==> 08-23 <==
==> flow/design.v <==
module enc_bundler(
	input wire 						bundling_features,
    input wire [617-1:0]	bits_to_bundle,
    output wire 					thresholded_bit
    );
	localparam integer ENCODING_BIT_THR = 6;
    logic [1:0] tree_add_lvl_0	[0:307];
    wire  [2:0] tree_add_lvl_1	[0:153];
    wire  [3:0] tree_add_lvl_2	[0:76];
    wire  [4:0] tree_add_lvl_3	[0:38];
    wire  [5:0] tree_add_lvl_4	[0:18];
    wire  [6:0] tree_add_lvl_5	[0:9];
    wire  [7:0] tree_add_lvl_6	[0:4];
    wire  [8:0] tree_add_lvl_7	[0:1];
    wire  [9:0] tree_add_lvl_8;
    wire  [9:0] accumulated_sum;
	always_comb begin
			for (int i = 0; i < 308; i++ ) begin
			  tree_add_lvl_0[i] = bits_to_bundle[2*i] + bits_to_bundle[(2*i)+1];
			end
	end
    for (genvar i = 0; i < 154; i++ ) begin
      assign tree_add_lvl_1[i] = tree_add_lvl_0[2*i] + tree_add_lvl_0[(2*i)+1];
    end
    for (genvar i = 0; i < 77; i++ ) begin
      assign tree_add_lvl_2[i] = tree_add_lvl_1[2*i] + tree_add_lvl_1[(2*i)+1];
    end
    for (genvar i = 0; i < 38; i++ ) begin
      assign tree_add_lvl_3[i] = tree_add_lvl_2[2*i] + tree_add_lvl_2[(2*i)+1];
    end
    assign tree_add_lvl_3[38] = tree_add_lvl_2[76] + bits_to_bundle[616];
    for (genvar i = 0; i < 19; i++ ) begin
      assign tree_add_lvl_4[i] = tree_add_lvl_3[2*i] + tree_add_lvl_3[(2*i)+1];
    end
    for (genvar i = 0; i < 9; i++ ) begin
      assign tree_add_lvl_5[i] = tree_add_lvl_4[2*i] + tree_add_lvl_4[(2*i)+1];
    end
    assign tree_add_lvl_5[9] = tree_add_lvl_4[18] + tree_add_lvl_3[38];
    for (genvar i = 0; i < 5; i++ ) begin
      assign tree_add_lvl_6[i] = tree_add_lvl_5[2*i] + tree_add_lvl_5[(2*i)+1];
    end
    for (genvar i = 0; i < 2; i++ ) begin
      assign tree_add_lvl_7[i] = tree_add_lvl_6[2*i] + tree_add_lvl_6[(2*i)+1];
    end
    assign tree_add_lvl_8 = tree_add_lvl_7[0] + tree_add_lvl_7[1];
    assign accumulated_sum = tree_add_lvl_8 + tree_add_lvl_6[4]; 
    assign thresholded_bit = (accumulated_sum > ENCODING_BIT_THR) ? 1'b1 : 1'b0;
endmodule  
module enc_bundler_top(
	input  wire 						clk,
	input  wire 						nrst,
	input  wire 						bundling_features,
	input  wire [617-1:0]	bits_to_bundle,
	output logic 						encoded_bit
	);
	wire thresholded_bit;
	enc_bundler ENC_BUNDLER(
		.bundling_features					(bundling_features),
		.bits_to_bundle						(bits_to_bundle),
		.thresholded_bit					(thresholded_bit)
	);
	always_ff @(posedge clk or negedge nrst) begin
		if (!nrst) begin
			encoded_bit <= 1'b0;
		end
		else if (bundling_features) begin
			encoded_bit <= thresholded_bit;
		end
		else begin
			encoded_bit <= encoded_bit;
		end
	end
endmodule
==> flow/run.sh <==
#!/bin/bash
# the make line also repeats each setting of config.mk as NAME=value (left out here)
make -C /OpenROAD-flow-scripts/flow DESIGN_CONFIG=/design/flow/config.mk WORK_HOME=/design/flow/orfs CLKGATE_MAP_FILE= finish
==> flow/config.mk <==
export PLATFORM = sky130hd
export DESIGN_NAME = enc_bundler_top
export DESIGN_NICKNAME = enc_bundler_top
export VERILOG_FILES = /design/flow/design.v
export SDC_FILE = /design/flow/constraint.sdc
export NUM_CORES = 4
export LEC_CHECK = 0
export ABC_AREA = 1
export CAP_MARGIN = 20
export CELL_PAD_IN_SITES_GLOBAL_PLACEMENT = 0
export CORE_ASPECT_RATIO = 0.54
export CORE_MARGIN = 2
export CORE_UTILIZATION = 72
export CTS_CLUSTER_DIAMETER = 222
export GPL_ROUTABILITY_DRIVEN = 1
export GPL_TIMING_DRIVEN = 1
export MAX_ROUTING_LAYER = met5
export PLACE_DENSITY_LB_ADDON = 0.02
export SETUP_SLACK_MARGIN = 1.78
export SLEW_MARGIN = 20
export TNS_END_PERCENT = 60
==> flow/constraint.sdc <==
create_clock -name core_clock -period 6.28 [get_ports {clk}]
set_input_delay 1.2560 -clock core_clock [delete_from_list [all_inputs] [get_ports {clk}]]
set_output_delay 1.2560 -clock core_clock [all_outputs]
set_load 0.01 [all_outputs]
==> 01-16 (differences from 08-23) <==
Settings changed: CELL_PAD_IN_SITES_GLOBAL_PLACEMENT 0 to not set, CORE_ASPECT_RATIO 0.54 to not set, CTS_CLUSTER_DIAMETER 222 to 313, CTS_CLUSTER_SIZE set to 76, GPL_ROUTABILITY_DRIVEN 1 to not set, GPL_TIMING_DRIVEN 1 to not set, MAX_ROUTING_LAYER met5 to not set, PLACE_DENSITY_LB_ADDON 0.02 to 0.01, SETUP_SLACK_MARGIN 1.78 to 0.61, TNS_END_PERCENT 60 to not set.
==> flow/constraint.sdc (replaced) <==
create_clock -name core_clock -period 5.2 [get_ports {clk}]
set_input_delay 1.0400 -clock core_clock [delete_from_list [all_inputs] [get_ports {clk}]]
set_output_delay 1.0400 -clock core_clock [all_outputs]
set_load 0.01 [all_outputs]
==> 02-11 (differences from 08-23) <==
Settings changed: ABC_AREA 1 to not set, CELL_PAD_IN_SITES_DETAIL_PLACEMENT set to 1, CELL_PAD_IN_SITES_GLOBAL_PLACEMENT 0 to 1, CORE_UTILIZATION 72 to 37, CTS_CLUSTER_DIAMETER 222 to 224, PLACE_DENSITY_LB_ADDON 0.02 to 0.15, SETUP_SLACK_MARGIN 1.78 to 0.3, SLEW_MARGIN 20 to 30, TNS_END_PERCENT 60 to 95.
==> flow/constraint.sdc (replaced) <==
create_clock -name core_clock -period 12.5 [get_ports {clk}]
set_input_delay 2.5000 -clock core_clock [delete_from_list [all_inputs] [get_ports {clk}]]
set_output_delay 2.5000 -clock core_clock [all_outputs]
set_load 0.01 [all_outputs]
==> comparison <==
02-11 went through all stages and came out clean. 01-16 failed in 3_2_place_iop. 08-23 aborted during 3_5_place_dp, error DPL-0038. The lowest die size belongs to 01-16, the highest to 02-11. In synthesized area, 01-16 and 08-23 do not differ. Synthesized cell count is the same in 08-23 and 01-16.
==> figures <==
item                                                                    08-23                    02-11                   01-16
Basic Gates by Area                                                     1.77%                   0.714%                   1.77%
Fraction of the mapped netlist area in compound gates                  0.385%                    1.05%                  0.385%
Floorplan-stage core utilization                                        72.9%                    37.5%                   72.7%
Count of instantiated cells in the yosys netlist                        1,696                    1,661                   1,696
Top-area cell type share of the netlist area                            70.9%                    71.3%                   70.9%
Syn avg cell area                                                    9.97 um2                 10.1 um2                9.97 um2
Height of the die                                                      117 um                   161 um                  157 um
Mux share of post-synthesis cell area                                      0%                  0.0595%                      0%
Count of port buffers added during placement                              620                      620                       -
Xor and xnor area share after synthesis                                    0%                  0.0520%                      0%
Overall die area                                                   24,800 um2               47,300 um2              24,700 um2
Top-level port count                                                      621                      621                       -
Core box area                                                      23,200 um2               44,900 um2              23,300 um2
Synth Area in Adders                                                    76.7%                    77.1%                   76.7%
Status                                                 stopped before the end  complete, no violations  stopped before the end
Failing step                                                     3_5_place_dp                        -           3_2_place_iop
Sequential element share of the synthesized area                       0.148%                   0.149%                  0.148%
Horiz. Die Dim                                                         213 um                   294 um                  157 um
Row Count                                                                  41                       57                      56
Summed standard-cell area reported by yosys                        16,900 um2               16,800 um2              16,900 um2
Placer's final routability congestion estimate                          0.977                    0.887                       -
Synth unique cells                                                         17                       34                      17
Number of instances in the synthesized netlist                          1,696                    1,661                   1,696
